== run 1 ==
==> flow/design.v <==
`default_nettype none
module cordic
( input  var [15:0] i_qph  
, output var [15:0] o_sin  
);
logic [15:0] i_x;
logic [15:0] i_y;
always_comb i_x = i_qph[15] ? 16'h0000 : 16'hDBD9;
always_comb i_y = i_qph[15] ? 16'hDBD9 : 16'h0000;
logic [22:0] cordic_angle [0:18];
always_comb cordic_angle[ 0] = 23'h25C80A;  
always_comb cordic_angle[ 1] = 23'h13F670;  
always_comb cordic_angle[ 2] = 23'h0A2223;  
always_comb cordic_angle[ 3] = 23'h05161A;  
always_comb cordic_angle[ 4] = 23'h028BAF;  
always_comb cordic_angle[ 5] = 23'h0145EC;  
always_comb cordic_angle[ 6] = 23'h00A2F8;  
always_comb cordic_angle[ 7] = 23'h00517C;  
always_comb cordic_angle[ 8] = 23'h0028BE;  
always_comb cordic_angle[ 9] = 23'h00145F;  
always_comb cordic_angle[10] = 23'h000A2F;  
always_comb cordic_angle[11] = 23'h000517;  
always_comb cordic_angle[12] = 23'h00028B;  
always_comb cordic_angle[13] = 23'h000145;  
always_comb cordic_angle[14] = 23'h0000A2;  
always_comb cordic_angle[15] = 23'h000051;  
always_comb cordic_angle[16] = 23'h000028;  
always_comb cordic_angle[17] = 23'h000014;  
always_comb cordic_angle[18] = 23'h00000A;  
/*verilator lint_off UNOPTFLAT*/
logic [18:0] x [0:19];
logic [18:0] y [0:19];
logic [22:0] p [0:19];
/*verilator lint_on UNOPTFLAT*/
always_comb x[0] = {1'b0, i_x, {2{1'b0}}};
always_comb y[0] = {1'b0, i_y, {2{1'b0}}};
always_comb p[0] = {i_qph, {7{1'b0}}};
/*verilator lint_off ALWCOMBORDER*/
for (genvar i = 0; i < 19; i = i + 1) begin: l_cordic_steps
  always_comb
    if (p[i][22]) begin
      x[i+1] = x[i] + (y[i] >>> (i+1));
      y[i+1] = y[i] - (x[i] >>> (i+1));
      p[i+1] = p[i] + cordic_angle[i];
    end else begin
      x[i+1] = x[i] - (y[i] >>> (i+1));
      y[i+1] = y[i] + (x[i] >>> (i+1));
      p[i+1] = p[i] - cordic_angle[i];
    end
end
/*verilator lint_on ALWCOMBORDER*/
always_comb
  if (i_qph > 16'd65508)   o_sin = 16'hFFFE;
  else if (i_qph < 16'd32) o_sin = i_qph + (i_qph >> 1);
  else                     o_sin = y[19][17:2];
endmodule
`default_nettype none
module saw2sin
( input  var        i_clk
, input  var [15:0] i_saw
, output var [15:0] o_sin
);
logic invert;
always_comb invert = i_saw[15];
logic reverse;
always_comb reverse = i_saw[14];
logic [15:0] qsaw;
always_comb qsaw = reverse
  ? {~i_saw[13:0], 2'b11}  
  : {i_saw[13:0], 2'b01};  
logic [15:0] qsin;
cordic cordic
( .i_qph (qsaw)
, .o_sin (qsin)
);
logic [16:0] sin;
always_ff @(posedge i_clk) sin <= reverse
  ? (invert ? ~{1'b1, qsin[15:0]}           
            : {1'b1, qsin[15:0]} + 17'd1)   
  : (invert ? ~{1'b1, qsin[15:0]} + 17'd2   
            : {1'b1, qsin[15:0]} + 17'd0);  
always_comb o_sin = sin[16:1];
endmodule
clock: 28.8 ns
lec_check: 0
abc_area: 1
cap_margin: 10
cell_pad_in_sites_detail_placement: 0
core_margin: 2
core_utilization: 72
cts_cluster_size: 14
gpl_routability_driven: 1
gpl_timing_driven: 1
place_density_lb_addon: 0.13
setup_slack_margin: 4.57
slew_margin: 20
run.sh (not shown) runs the stock make flow with config.mk's settings and CLKGATE_MAP_FILE=.
Run 1 did not finish; a tool error ended it in 3_5_place_dp.
--- input diff run 1..run 2 ---
==> flow/config.mk <==
export PLATFORM = sky130hd
export DESIGN_NAME = saw2sin
export DESIGN_NICKNAME = saw2sin
export VERILOG_FILES = /design/flow/design.v
export SDC_FILE = /design/flow/constraint.sdc
export NUM_CORES = 4
export LEC_CHECK = 0
export CAP_MARGIN = 20
export CORE_MARGIN = 2
export CORE_UTILIZATION = 40
export SLEW_MARGIN = 20
==> flow/constraint.sdc <==
create_clock -name core_clock -period 70.0 [get_ports {i_clk}]
set_input_delay 14.0000 -clock core_clock [delete_from_list [all_inputs] [get_ports {i_clk}]]
set_output_delay 14.0000 -clock core_clock [all_outputs]
set_load 0.01 [all_outputs]
==> comparison <==
Across run 1 and run 2, a clean result was obtained everywhere but in run 1. Run 1 terminated abnormally: 3_5_place_dp reported DPL-0038. From run 1 to run 2 the numbers moved as follows: number of nets in the synthesized netlist decreased about 9%, share of the yosys chip area belonging to registers essentially unchanged. Taking run 1 over run 2, the height of the chip ratio works out to 0.75. For the synthesized cell count, run 2 came in about 11% lower than run 1 did. Post-synthesis simple-gate area fraction sits lower in run 2 than in run 1. Total standard cell area after synthesis ends up higher on run 1. On overall chip area, the higher figure sits with run 2, not run 1. Count of distinct cell types in the synthesized netlist: run 2 vs run 1 up 64%. Comparing placeable core region for run 1 and run 2, the bigger number came from run 2.
Relative to run 2, the following input files were edited for run 3:
--- a/flow/config.mk
+++ b/flow/config.mk
@@ -9,2 +9,6 @@
-export CORE_MARGIN = 2
-export CORE_UTILIZATION = 40
+export CORE_ASPECT_RATIO = 0.5
+export CORE_MARGIN = 7
+export CORE_UTILIZATION = 72
+export CTS_CLUSTER_DIAMETER = 330
+export CTS_CLUSTER_SIZE = 95
+export PLACE_DENSITY = 0.4
@@ -11,0 +16 @@
+export TNS_END_PERCENT = 5
## What came out
Against run 2 as the reference, run 3 delivers a lower die size.
Taking run 2 as the reference, in run 3 number of non-clock buffers went down, total instance count after detailed placement saw a decrease.
Taking run 2 as the reference, in run 3 via count of the first global-routing pass now sits higher; wire length of the first global-routing pass now sits higher.
Input changes introduced in run 4 (baseline for comparison: run 3):
--- a/flow/config.mk
+++ b/flow/config.mk
@@ -11 +11 @@
-export CORE_UTILIZATION = 72
+export CORE_UTILIZATION = 53
@@ -14 +13,0 @@
-export PLACE_DENSITY = 0.4
Results
The higher number of buffers and inverters on the critical path of run 3 and run 4 is in run 4. Wire length is higher on run 4. When run 4 is measured against run 3, its post-cts gate resize count turns out about 11% lower.


job 101:
Starts from the design.v that is shown in full above.
==> flow/config.mk <==
export PLATFORM = sky130hd
export DESIGN_NAME = saw2sin
export DESIGN_NICKNAME = saw2sin
export VERILOG_FILES = /design/flow/design.v
export SDC_FILE = /design/flow/constraint.sdc
export NUM_CORES = 4
export LEC_CHECK = 0
export CAP_MARGIN = 20
export CORE_MARGIN = 2
export CORE_UTILIZATION = 58
export CTS_CLUSTER_SIZE = 83
export MAX_ROUTING_LAYER = met4
export SLEW_MARGIN = 20
export TNS_END_PERCENT = 5
==> flow/constraint.sdc <==
create_clock -name core_clock -period 58.5 [get_ports {i_clk}]
set_input_delay 11.7000 -clock core_clock [delete_from_list [all_inputs] [get_ports {i_clk}]]
set_output_delay 11.7000 -clock core_clock [all_outputs]
set_load 0.01 [all_outputs]
To summarise job 101: no stage aborted, but the layout did not pass its checks, failing on negative setup slack.
### job 101 -> job 102
# job 101
export LEC_CHECK = 0
export CAP_MARGIN = 20
export CORE_MARGIN = 2
export CORE_UTILIZATION = 58
export CTS_CLUSTER_SIZE = 83
export MAX_ROUTING_LAYER = met4
export SLEW_MARGIN = 20
export TNS_END_PERCENT = 5
create_clock -name core_clock -period 58.5 [get_ports {i_clk}]
# job 102
export LEC_CHECK = 0
export CAP_MARGIN = 20
export CORE_MARGIN = 2
export CORE_UTILIZATION = 65
export SLEW_MARGIN = 20
create_clock -name core_clock -period 52.8 [get_ports {i_clk}]
--- outcome ---
Job 102 never completed; the flow aborted with a tool error in detailed placement.
[compare] base=job 101 new=job 102: boundary pin count closely matched the old numbers; area fraction in compound gates after synthesis saw little to no change.
Summary — height of the die, job 102 relative to job 101: lower, by 5.5%.
Job 102 against job 101: initial core utilization +7.4 points; total die size -11%; register bit count reported by yosys ~0 delta; fraction of the yosys area taken by sequential cells ~0 delta.
Going from job 101 to job 102, total number of placement rows shrinks by 5.9%.
Re synthesis area per yosys: no difference whatsoever between job 101 and job 102.
As far as adder-cell share of the synthesized area goes, job 101 and job 102 are indistinguishable; the numbers are identical.
Where placeable core region is concerned, job 101 is outperformed by job 102.
diff inputs: job 102 => job 103
# job 102
export LEC_CHECK = 0
export CAP_MARGIN = 20
export CORE_MARGIN = 2
export CORE_UTILIZATION = 65
export SLEW_MARGIN = 20
create_clock -name core_clock -period 52.8 [get_ports {i_clk}]
# job 103
export LEC_CHECK = 0
export CAP_MARGIN = 20
export CORE_MARGIN = 2
export CORE_UTILIZATION = 57
export SLEW_MARGIN = 20
export TNS_END_PERCENT = 5
create_clock -name core_clock -period 57.4 [get_ports {i_clk}]
[summary]
Job 103 finished every stage; the final checks, however, were not passed, the failures being negative setup slack. Re starting utilization of the core area: job 102 was higher than job 103. Reported for job 103 and job 102, xor/xnor cell area share of the yosys netlist turned out identical to the last digit. When job 103 is set beside job 102, its area inside the core boundary turns out to be 15% larger. Count of standard-cell rows in job 103 is about 7% higher than in job 102. Re mapped cell area: no difference whatsoever between job 102 and job 103. Max die boundary width across job 103 and job 102: job 103. Changes observed in job 103 relative to job 102: number of nets in the synthesized netlist was more or less identical, number of cells produced by synthesis was more or less identical, die outline height went up by 6.7%, yosys stat chip area was more or less identical, chip footprint went up by about 14%.
[inputs] job 104 vs job 103
# job 103
export LEC_CHECK = 0
export CAP_MARGIN = 20
export CORE_MARGIN = 2
export CORE_UTILIZATION = 57
export SLEW_MARGIN = 20
export TNS_END_PERCENT = 5
create_clock -name core_clock -period 57.4 [get_ports {i_clk}]
# job 104
export LEC_CHECK = 0
export CAP_MARGIN = 20
export CORE_MARGIN = 2
export CORE_UTILIZATION = 40
export MIN_ROUTING_LAYER = met2
export SLEW_MARGIN = 20
create_clock -name core_clock -period 63.8 [get_ports {i_clk}]
## What came out
Diff job 103 -> job 104: global-route usage over all layers now sits higher, critical path depth down 43, worst setup margin now sits higher.
Job 104 vs job 103 — arrival time of the worst setup path dropped 0.71 ns.
Looking at area of all placed cells without fillers, job 104 sits below job 103.
Job 104 ends up with a filler-free cell count of the finished design that is 7.0% lower than in job 103.
Job 104: no failed stages, no open violations at the end
Comparing job 103 and job 104, the lower via count of the first global-routing pass was measured on job 103.
Going from job 103 to job 104, the wire length of the first global-routing pass was found to have gone down by about 7%.


exp/harbor:
Starts from the design.v that is shown in full above.
clock: 55.4 ns
lec_check: 0
abc_area: 1
cap_margin: 25
cell_pad_in_sites_detail_placement: 2
cell_pad_in_sites_global_placement: 1
core_aspect_ratio: 1.35
core_margin: 2
core_utilization: 28
cts_cluster_size: 60
gpl_routability_driven: 1
gpl_timing_driven: 1
hold_slack_margin: -0.09
min_routing_layer: met2
place_density: 0.83
setup_slack_margin: 2.98
slew_margin: 20
What ended exp/harbor was a tool error in global routing; the run never finished.
Input changes introduced in exp/yarrow (baseline for comparison: exp/harbor):
- CORE_ASPECT_RATIO changed from 1.35 to 0.83
- ABC_AREA changed from 1 to 0
- CAP_MARGIN changed from 25 to 10
- HOLD_SLACK_MARGIN removed (was -0.09)
- MIN_ROUTING_LAYER removed (was met2)
Results
exp/yarrow never completed; the flow aborted with a tool error in clock tree synthesis.
Cell total after placement up 5.6% in exp/yarrow wrt exp/harbor
The run showing the smaller xor/xnor share of the synthesized area is exp/harbor.
When exp/yarrow is set beside exp/harbor, its post-place setup slack turns out to be 16.13 ns smaller.
### exp/yarrow -> exp/sierra
- CELL_PAD_IN_SITES_DETAIL_PLACEMENT: 2 -> 0
- TNS_END_PERCENT: unset -> 40
- GPL_TIMING_DRIVEN: 1 -> 0
- GPL_ROUTABILITY_DRIVEN: 1 -> 0
- CORE_ASPECT_RATIO: 0.83 -> unset
- PLACE_DENSITY: 0.83 -> unset
- CTS_CLUSTER_SIZE: 60 -> unset
- CELL_PAD_IN_SITES_GLOBAL_PLACEMENT: 1 -> unset
## What came out
- For die outline height, dividing the value from exp/yarrow by the value from exp/sierra gives 0.912.
- There was hardly any difference in number of enable-type register cells in the synthesized netlist between exp/yarrow and exp/sierra.
- The runs compared here, exp/yarrow and exp/sierra, all ended either early or with open violations.
- exp/yarrow: it failed during clock tree synthesis, and the tool reported DPL-0033.
- Nothing crashed in exp/sierra and all stages finished; the problem is that the final layout failed, the offending checks being setup timing.
- Placeable core region of exp/yarrow is on par with exp/sierra.
- exp/sierra vs exp/yarrow: count of input and output buffers down
- Mux share of post-synthesis cell area came out exactly the same in exp/yarrow and exp/sierra.
- | die area | exp/sierra vs exp/yarrow | ≈ equal |
- Site row count ends up higher on exp/sierra.
- On sequential cell area fraction in the yosys report, exp/yarrow and exp/sierra are basically level.


== run A ==
// saw2sin: RTL as listed in full above, without the edits since
Settings: LEC_CHECK=0, ABC_AREA=0, CAP_MARGIN=10, CELL_PAD_IN_SITES_DETAIL_PLACEMENT=0, CORE_MARGIN=7, CORE_UTILIZATION=57, CTS_CLUSTER_DIAMETER=183, CTS_CLUSTER_SIZE=100, GPL_ROUTABILITY_DRIVEN=0, GPL_TIMING_DRIVEN=0, SETUP_SLACK_MARGIN=-2.0, SLEW_MARGIN=20, TNS_END_PERCENT=5; clock period 55.4 ns.
| run A | all stages done | FAIL | negative setup slack |
diff inputs: run A => run B
- clearing SETUP_SLACK_MARGIN, which used to be -2.0
- clearing CELL_PAD_IN_SITES_DETAIL_PLACEMENT, which used to be 0
- clearing GPL_ROUTABILITY_DRIVEN, which used to be 0
- clearing ABC_AREA, which used to be 0
- clearing CTS_CLUSTER_SIZE, which used to be 100
- clearing GPL_TIMING_DRIVEN, which used to be 0
- swapping 10 for 20 in CAP_MARGIN
- clearing CTS_CLUSTER_DIAMETER, which used to be 183
- clearing TNS_END_PERCENT, which used to be 5
- swapping 7 for 2 in CORE_MARGIN
- swapping 55.4 for 57.4 in the clock period (ns, I/O delays scaled along)
==> results <==
Flow for run B halted at global routing (5_1_grt), error code GRT-0232.
[run B] placed wire-length estimate after detailed placement rose 27000 um relative to run A
Relative to run A, total number of placement rows has increased by 1 in run B.
Going from run A to run B, the floorplan utilization was found to have gone down by 0.57 points.
In the reports for run A and run B, the larger die extent in x belongs to run A.
Number of port buffers, run A and run B, lower one = run A.
On synthesized cell count, run B tracks run A almost exactly.
Y dimension of the die: run B < run A
Status: net count after synthesis parity (run A, run B)
Changes in run C relative to run B:
- swapping 57 for 72 in CORE_UTILIZATION
- putting CTS_CLUSTER_SIZE at 92 where nothing was set
- putting CTS_CLUSTER_DIAMETER at 312 where nothing was set
- swapping 57.4 for 19.9 in the clock period (ns, I/O delays scaled along)
Results
Comparing run C and run B, the lower die size was measured on run C.
From run B to run C the numbers moved as follows: row count dropped 12; final weighted congestion in routability-driven placement climbed about 5%.
Run C vs run B: vertical die dimension down by more than 10%
Run C got as far as detailed placement (3_5_place_dp), where a tool error ended the run.
Run B -> run C: synthesized cell count delta 0, exact match
Inputs modified between run C and run D:
- CTS_CLUSTER_DIAMETER: 312 -> unset
- CTS_CLUSTER_SIZE: 92 -> unset
- CORE_UTILIZATION: 72 -> 40
- the clock period (ns, I/O delays scaled along): 19.9 -> 67.6
Findings:
Run D: flow completed, timing, DRC and antenna clean. Run C failed in detailed placement (3_5_place_dp) with DPL-0038. Run C -> run D: area fraction in compound gates after synthesis delta 0, exact match. Die area: run D > run C. Per the comparison of run D with run C, initial standard-cell utilization of the core went down 33 points; count of standard-cell rows went up 31; area of the placeable core went up about 80%.
diff inputs: run D => run E
- an added CTS_CLUSTER_SIZE of 13
- an added HOLD_SLACK_MARGIN of 0.04
- an added PLACE_DENSITY_LB_ADDON of 0.17
- a change of the clock period (ns, I/O delays scaled along) from 67.6 to 95.9
--- outcome ---
Compared with run D, run E shows placer congestion estimate lower by 1.2%. After synthesis and placement, the instance count of run E is below that of run D. Compared with run D, run E shows a lower relative max-transition margin. Sequential share of layout area: run D vs run E, no meaningful difference. Compared run D against run E; count of pins on the block boundary within noise. Looking at run E and run D, the global-route usage is a wash. Looking at slowest library cell on the worst path, the sky130_fd_sc_hd__clkdlybuf4s50_1 result is from run E; the sky130_fd_sc_hd__or4_1 one comes from run D.
